// axi4_slave
module axi4_slave #(
    parameter int          NUM_REGS   = 4     ,
    parameter integer      ID_WIDTH   = 4     ,
    parameter integer      ADDR_WIDTH = 32    ,
    parameter integer      DATA_WIDTH = 32    ,
    parameter logic [31:0] BASE_ADDR  = 32'h0
)(
    input  logic                     ACLK,
    input  logic                     ARESETN,
    input  logic [ID_WIDTH-1:0]       S_AXI_AWID     ,
    input  logic [ADDR_WIDTH-1:0]     S_AXI_AWADDR   ,
    input  logic [7:0]                S_AXI_AWLEN    ,
    input  logic [2:0]                S_AXI_AWSIZE   ,
    input  logic [1:0]                S_AXI_AWBURST  ,
    input  logic                      S_AXI_AWVALID  ,
    output logic                      S_AXI_AWREADY  ,
    input  logic [DATA_WIDTH-1:0]     S_AXI_WDATA    ,
    input  logic [(DATA_WIDTH/8)-1:0] S_AXI_WSTRB    ,
    input  logic                      S_AXI_WLAST    ,
    input  logic                      S_AXI_WVALID   ,
    output logic                      S_AXI_WREADY   ,
    output logic [ID_WIDTH-1:0]       S_AXI_BID      ,
    output logic [1:0]                S_AXI_BRESP    ,
    output logic                      S_AXI_BVALID   ,
    input  logic                      S_AXI_BREADY   ,
    input  logic [ID_WIDTH-1:0  ]     S_AXI_ARID     ,
    input  logic [ADDR_WIDTH-1:0]     S_AXI_ARADDR   ,
  ...
clock: 200.0 ns
lec_check: 0
abc_area: 1
cap_margin: 20
cell_pad_in_sites_detail_placement: 2
cell_pad_in_sites_global_placement: 1
core_margin: 2
core_utilization: 40
cts_cluster_diameter: 386
max_routing_layer: met4
min_routing_layer: met2
place_density: 0.43
setup_slack_margin: 5.0
slew_margin: 20
tns_end_percent: 25
run.sh (not shown) runs the stock make flow with config.mk's settings and CLKGATE_MAP_FILE=.
The starting point died in global routing on GRT-0116.
==> next run, changes <==
- ABC_AREA: 1 -> not set
- CELL_PAD_IN_SITES_DETAIL_PLACEMENT: 2 -> not set
- CELL_PAD_IN_SITES_GLOBAL_PLACEMENT: 1 -> not set
- CTS_CLUSTER_DIAMETER: 386 -> not set
- MAX_ROUTING_LAYER: met4 -> not set
- MIN_ROUTING_LAYER: met2 -> not set
- PLACE_DENSITY: 0.43 -> 0.6
- SETUP_SLACK_MARGIN: 5.0 -> not set
- TNS_END_PERCENT: 25 -> not set
- clock period: 200.0 -> 155.0 ns (I/O delays scaled with it)
Outcome: With this change the flow produced a clean layout; synthesized area shrinks by roughly a tenth; synthesized cell count shrinks by a quarter to a third; die area shrinks by roughly a tenth.
==> next run, changes <==
- CORE_UTILIZATION: 40 -> 12
- clock period: 155.0 -> 275.0 ns (I/O delays scaled with it)
The changed run ran to the end with no violations.
Design area grows by roughly a tenth.
Synthesized area is unchanged.
Synthesized cell count stays the same.
Register-to-register slack gets better by 120 ns.
Clock skew rises by 0.046 ns.
Routed wire length rises by a little under a tenth.
Setup slack is better by 95 ns.
==> next run, changes <==
- ABC_AREA: not set -> 1
- CORE_UTILIZATION: 12 -> 64
- clock period: 275.0 -> 168.0 ns (I/O delays scaled with it)
Die size drops by about 80%.
Count of clock-buffer cells in the layout drops by 10.
Utilization climbs by 53 points.
Worst hold slack gains 0.0074 ns.
Routed wire length drops by 0.59%.

---

axi4_slave again, from the RTL that the note above started with.
Settings: LEC_CHECK=0, ABC_AREA=1, CAP_MARGIN=20, CORE_MARGIN=2, CORE_UTILIZATION=72, MAX_ROUTING_LAYER=met4, PLACE_DENSITY=0.66, SLEW_MARGIN=20, TNS_END_PERCENT=5; clock period 86.0 ns.
The baseline died in global routing on GRT-0116.
Next try:
- ABC_AREA: 1 -> not set
- CORE_UTILIZATION: 72 -> 65
- MAX_ROUTING_LAYER: met4 -> not set
- PLACE_DENSITY: 0.66 -> not set
- TNS_END_PERCENT: 5 -> not set
- clock period: 86.0 -> 162.0 ns (I/O delays scaled with it)
The changed run completed with no timing, DRC or antenna violations.
Area after synthesis is lower by 12%.
Die area goes down by 2.3%.
Synthesized cell count shrinks by 27%.
Next try:
- CORE_UTILIZATION: 65 -> 71
- CTS_CLUSTER_SIZE: not set -> 34
- PLACE_DENSITY: not set -> 0.66
Non-clock buffer count came out lower by 2. Routed wire length came out higher by 6.1%. Via count came out higher by 3.7%. Core utilization came out higher by 6.4 points. Die area came out lower by 8.3%.
Next try:
- CORE_UTILIZATION: 71 -> 58
- CTS_CLUSTER_SIZE: 34 -> not set
- MAX_ROUTING_LAYER: not set -> met4
- PLACE_DENSITY: 0.66 -> not set
- clock period: 162.0 -> 105.0 ns (I/O delays scaled with it)
This time the run completed, yet does not pass: capacitance limit, slew limit, setup timing.
Flip-flop count stays the same.
Worst hold slack gains 11 ps.
Clock-buffer cell count falls by 1.
Cell count rises by 26%.
Non-clock buffer count rises by 2157.
Final area rises by 34%.
Core utilization rises by 6.6 points.
Synthesized cell count stays the same.
Next try:
- CORE_UTILIZATION: 58 -> 40
- MAX_ROUTING_LAYER: met4 -> not set
- PLACE_DENSITY: not set -> 0.6
- clock period: 105.0 -> 269.0 ns (I/O delays scaled with it)
Outcome:
- Now the flow finished clean
- global-route usage came out lower by 18 points
- critical path depth fell by 67
- worst hold slack got worse by 14 ps
- via count fell by about a fifth

---

Starting RTL as in the previous note.
clock: 86.0 ns
lec_check: 0
abc_area: 1
cap_margin: 20
core_margin: 2
core_utilization: 68
cts_cluster_diameter: 378
max_routing_layer: met4
place_density: 0.6
slew_margin: 20
tns_end_percent: 5
The starting point never finished: it broke off in global routing, error GRT-0116.
==> next run, changes <==
--- a/flow/config.mk
+++ b/flow/config.mk
@@ -8 +7,0 @@
-export ABC_AREA = 1
@@ -11,2 +10 @@
-export CORE_UTILIZATION = 68
-export CTS_CLUSTER_DIAMETER = 378
+export CORE_UTILIZATION = 65
@@ -16 +14 @@
-export TNS_END_PERCENT = 5
+export TNS_END_PERCENT = 15
==> flow/constraint.sdc (replaced) <==
create_clock -name core_clock -period 160.0 [get_ports {ACLK}]
set_input_delay 32.0000 -clock core_clock [delete_from_list [all_inputs] [get_ports {ACLK}]]
set_output_delay 32.0000 -clock core_clock [all_outputs]
set_load 0.01 [all_outputs]
After rerunning: The new run ran to the end with no violations. Synthesized cell count decreases by 27%. Die area decreases by about 8%. Area after synthesis decreases by about 12%.
==> next run, changes <==
--- a/flow/config.mk
+++ b/flow/config.mk
@@ -10,3 +10 @@
-export CORE_UTILIZATION = 65
-export MAX_ROUTING_LAYER = met4
-export PLACE_DENSITY = 0.6
+export CORE_UTILIZATION = 58
@@ -14 +11,0 @@
-export TNS_END_PERCENT = 15
==> flow/constraint.sdc (replaced) <==
create_clock -name core_clock -period 137.0 [get_ports {ACLK}]
set_input_delay 27.4000 -clock core_clock [delete_from_list [all_inputs] [get_ports {ACLK}]]
set_output_delay 27.4000 -clock core_clock [all_outputs]
set_load 0.01 [all_outputs]
Result: The changed run passed the timing, design-rule and antenna checks. Count of clock-buffer cells in the layout fell by 10. Global-route usage went down by 4.1 points. Synthesized area is unchanged. Final area climbs by 1.7%. Wire length came out higher by 2.2%. Die area increases by 12%. Cell count climbs by 1.8%.

---

axi4_slave again, from the RTL that the note above started with.
Settings: LEC_CHECK=0, ABC_AREA=1, CAP_MARGIN=15, CORE_ASPECT_RATIO=0.69, CORE_MARGIN=2, CORE_UTILIZATION=72, CTS_CLUSTER_SIZE=10, PLACE_DENSITY=0.6, SLEW_MARGIN=20; clock period 82.5 ns.
The starting point aborted during detailed placement on DPL-0033.
Rerun with:
ABC_AREA = default   (was 1)
CAP_MARGIN = 20   (was 15)
CORE_ASPECT_RATIO = default   (was 0.69)
CORE_UTILIZATION = 40   (was 72)
CTS_CLUSTER_SIZE = default   (was 10)
clock period = 200.0 ns   (was 82.5 ns; I/O delays follow)
After rerunning: Now the flow finished clean. Synthesized area came out lower by roughly a tenth. Die size is higher by well over a third. Synthesized cell count falls by a quarter to a third.
Rerun with:
CORE_UTILIZATION = 72   (was 40)
clock period = 114.0 ns   (was 200.0 ns; I/O delays follow)
Result:
- With this change the flow reached the layout checks and failed them: setup timing
- register-to-register slack gets worse by 68 ns
- via count goes up by about a fifth
- wire length goes up by about a fifth
- die size goes down by well over a third
- critical path depth goes up by 27
- sequential share of layout area goes down by 1.1 points
- synthesized cell count does not change
- final area goes up by roughly a tenth
- area after synthesis stays the same
Rerun with:
ABC_AREA = 1   (was default)
CTS_CLUSTER_DIAMETER = 381   (was default)
CTS_CLUSTER_SIZE = 47   (was default)
PLACE_DENSITY = default   (was 0.6)
clock period = 88.0 ns   (was 114.0 ns; I/O delays follow)
After rerunning: The changed run ended with an error in global routing; synthesized area went up by 13%; synthesized cell count went up by 37%; die size went up by 13%.
Rerun with:
CAP_MARGIN = 15   (was 20)
CTS_CLUSTER_DIAMETER = default   (was 381)
CTS_CLUSTER_SIZE = default   (was 47)
PLACE_DENSITY = 0.6   (was default)
clock period = 82.5 ns   (was 88.0 ns; I/O delays follow)
=> Now the flow aborted during detailed placement (DPL-0033). Die area stays the same. Synthesized cell count does not change. Synthesized area is unchanged.

---

zinc:
axi4_slave again, from the RTL that the note above started with.
Settings: LEC_CHECK=0, ABC_AREA=1, CAP_MARGIN=20, CORE_MARGIN=2, CORE_UTILIZATION=68, CTS_CLUSTER_DIAMETER=381, CTS_CLUSTER_SIZE=40, HOLD_SLACK_MARGIN=0.29, PLACE_DENSITY=0.62, SLEW_MARGIN=20; clock period 86.0 ns.
zinc: it failed during global routing (5_1_grt), and the tool reported ODB-0269.
--- input diff zinc..onyx ---
Settings: CTS_CLUSTER_DIAMETER: 381 -> 374; CORE_UTILIZATION: 68 -> 72; TNS_END_PERCENT: unset -> 15; SETUP_SLACK_MARGIN: unset -> 5.0; HOLD_SLACK_MARGIN: 0.29 -> unset; CTS_CLUSTER_SIZE: 40 -> 95; CAP_MARGIN: 20 -> 15; PLACE_DENSITY: 0.62 -> 0.42.
## What came out
- Against zinc, width of the chip in onyx fell by a few percent.
- Comparing onyx with zinc, the fraction of synthesized cell area in xor and xnor cells came out essentially unchanged.
- Against zinc, onyx comes in 3.9 points higher on effective utilization at floorplan.
- Diff zinc -> onyx: half-perimeter wire length after placement went up about 9%, number of buffers inserted by port buffering held steady, count of flip-flops with a built-in enable after synthesis barely changed, height of the die went down, routability congestion estimate saw an increase.
- Compared to zinc, onyx was floorplanned on a smaller die.
- onyx did not finish: a tool error stopped it during clock tree synthesis (4_1_cts).
- | number of rows in the core area | onyx vs zinc | 3 lower |
- On core area: onyx sits below zinc.
Relative to onyx, the following input files were edited for yarrow:
Settings: SETUP_SLACK_MARGIN no longer set, was 5.0; SLEW_MARGIN now 30, was 20; PLACE_DENSITY now 0.6, was 0.42; CTS_CLUSTER_DIAMETER no longer set, was 374; MAX_ROUTING_LAYER now met4, previously not set; CTS_CLUSTER_SIZE no longer set, was 95; CORE_UTILIZATION now 65, was 72; CAP_MARGIN now 5, was 15; TNS_END_PERCENT now 5, was 15.
[summary]
Of onyx and yarrow, not a single run came through the flow clean.
Status: yarrow FAILED at global routing (5_1_grt) (tool error)
onyx did not finish; a tool error ended it in clock tree synthesis (4_1_cts).
Area of the mapped netlist: onyx vs yarrow identical
yarrow reports a higher die size than onyx does.
Looking at worst slack at placement across onyx and yarrow, the one that comes out higher is onyx.
Changes in nickel relative to yarrow:
Settings: clearing MAX_ROUTING_LAYER, which used to be met4; swapping 0.6 for 0.62 in PLACE_DENSITY; putting CTS_CLUSTER_SIZE at 38 where nothing was set; swapping 30 for 20 in SLEW_MARGIN; clearing TNS_END_PERCENT, which used to be 5; swapping 5 for 20 in CAP_MARGIN; putting CTS_CLUSTER_DIAMETER at 381 where nothing was set; swapping 65 for 69 in CORE_UTILIZATION; putting HOLD_SLACK_MARGIN at 0.29 where nothing was set.
--- outcome ---
yarrow -> nickel: area figure in the yosys stat output delta 0, exact match. Height of the chip was lower in nickel than in yarrow. Count of cell types in the netlist across nickel and yarrow: no real change. nickel: aborted in global routing (5_1_grt) (tool error). Compared with yarrow, nickel shows a higher post-cts sizing count. The HPWL after detailed placement in yarrow is 1.11 times that in nickel. Per the comparison of nickel with yarrow, worst slack after detailed placement grew by 2.74 ns; horizontal die dimension lower.

---

Starting RTL as in the previous note.
## axi4_slave
module axi4_slave #(
    parameter int          NUM_REGS   = 4     ,
    parameter integer      ID_WIDTH   = 4     ,
    parameter integer      ADDR_WIDTH = 32    ,
    parameter integer      DATA_WIDTH = 32    ,
    parameter logic [31:0] BASE_ADDR  = 32'h0
)(
    input  logic                     ACLK,
    input  logic                     ARESETN,
    input  logic [ID_WIDTH-1:0]       S_AXI_AWID     ,
    input  logic [ADDR_WIDTH-1:0]     S_AXI_AWADDR   ,
    input  logic [7:0]                S_AXI_AWLEN    ,
    input  logic [2:0]                S_AXI_AWSIZE   ,
    input  logic [1:0]                S_AXI_AWBURST  ,
    input  logic                      S_AXI_AWVALID  ,
    output logic                      S_AXI_AWREADY  ,
    input  logic [DATA_WIDTH-1:0]     S_AXI_WDATA    ,
    input  logic [(DATA_WIDTH/8)-1:0] S_AXI_WSTRB    ,
    input  logic                      S_AXI_WLAST    ,
    input  logic                      S_AXI_WVALID   ,
    output logic                      S_AXI_WREADY   ,
    output logic [ID_WIDTH-1:0]       S_AXI_BID      ,
    output logic [1:0]                S_AXI_BRESP    ,
    output logic                      S_AXI_BVALID   ,
    input  logic                      S_AXI_BREADY   ,
    input  logic [ID_WIDTH-1:0  ]     S_AXI_ARID     ,
    input  logic [ADDR_WIDTH-1:0]     S_AXI_ARADDR   ,
    input  logic [7:0]                S_AXI_ARLEN    ,
    input  logic [2:0]                S_AXI_ARSIZE   ,
    input  logic [1:0]                S_AXI_ARBURST  ,
    input  logic                      S_AXI_ARVALID  ,
    output logic                      S_AXI_ARREADY  ,
    output logic [ID_WIDTH-1:0  ]     S_AXI_RID      ,
    output logic [DATA_WIDTH-1:0]     S_AXI_RDATA    ,
    output logic [1:0]                S_AXI_RRESP    ,
    output logic                      S_AXI_RLAST    ,
    output logic                      S_AXI_RVALID   ,
    input  logic                      S_AXI_RREADY   ,
    output logic                      write_en        ,
    output logic                      read_en
);
make LEC_CHECK=0 ABC_AREA=1 CAP_MARGIN=15 CORE_MARGIN=2 CORE_UTILIZATION=72 CTS_CLUSTER_DIAMETER=371 CTS_CLUSTER_SIZE=100 PLACE_DENSITY=0.6 SLEW_MARGIN=20 TNS_END_PERCENT=10 finish   # period 82.5 ns
The starting point failed in detailed placement (3_5_place_dp).
Next try:
Settings changed: ABC_AREA 1 to unset, CAP_MARGIN 15 to 20, CORE_UTILIZATION 72 to 67, CTS_CLUSTER_DIAMETER 371 to unset, CTS_CLUSTER_SIZE 100 to unset, TNS_END_PERCENT 10 to unset.
Clock period 82.5 ns to 155.0 ns, I/O delays scaled along.
- Now the flow ran to the end with no violations
- die size decreases by a few percent
- synthesized area fell by roughly a tenth
- synthesized cell count came out lower by a quarter to a third
Next try:
Settings changed: CAP_MARGIN 20 to 5, CELL_PAD_IN_SITES_DETAIL_PLACEMENT set to 1, CELL_PAD_IN_SITES_GLOBAL_PLACEMENT set to 1, CORE_MARGIN 2 to 8, CORE_UTILIZATION 67 to 22, CTS_CLUSTER_SIZE set to 38, GPL_TIMING_DRIVEN set to 1, MAX_ROUTING_LAYER set to met5, MIN_ROUTING_LAYER set to met1, PLACE_DENSITY 0.6 to unset, PLACE_DENSITY_LB_ADDON set to 0.01, SETUP_SLACK_MARGIN set to -2.0, SLEW_MARGIN 20 to 15, TNS_END_PERCENT set to 75.
The changed run completed without violations. Global-route usage came out lower by 20 points. Via count shrinks by 3.1%.
Next try:
Settings changed: CAP_MARGIN 5 to 0, CELL_PAD_IN_SITES_DETAIL_PLACEMENT 1 to unset, CORE_ASPECT_RATIO set to 0.5, CORE_MARGIN 8 to 9, CORE_UTILIZATION 22 to 58, CTS_CLUSTER_SIZE 38 to unset, GPL_TIMING_DRIVEN 1 to unset, HOLD_SLACK_MARGIN set to -0.1, MAX_ROUTING_LAYER met5 to unset, MIN_ROUTING_LAYER met1 to unset, PLACE_DENSITY set to 0.6, PLACE_DENSITY_LB_ADDON 0.01 to unset, SLEW_MARGIN 15 to 0, TNS_END_PERCENT 75 to unset.
Clock period 155.0 ns to 200.0 ns, I/O delays scaled along.
What happened:
- The new run completed without violations
- cell area goes down by 5.2%
- wire length goes down by 27%
- sequential share of layout area goes up by 0.58 points
- clock-buffer cell count goes down by 22
- via count goes up by 2.3%
- hold slack improved by 0.011 ns
- synthesized area stays the same
- non-clock buffer count goes down by 47
- cell count goes down by 20%
Next try:
Settings changed: CAP_MARGIN 0 to 20, CORE_ASPECT_RATIO 0.5 to unset, CORE_MARGIN 9 to 2, CORE_UTILIZATION 58 to 40, CTS_CLUSTER_DIAMETER set to 386, HOLD_SLACK_MARGIN -0.1 to unset, PLACE_DENSITY 0.6 to unset, SETUP_SLACK_MARGIN -2.0 to 5.0, SLEW_MARGIN 0 to 20.
Outcome: Wire length increases by a few percent; worst setup slack loses 0.56 ns; design area increases slightly; utilization decreases by 19 points; die area increases by a quarter to a third.
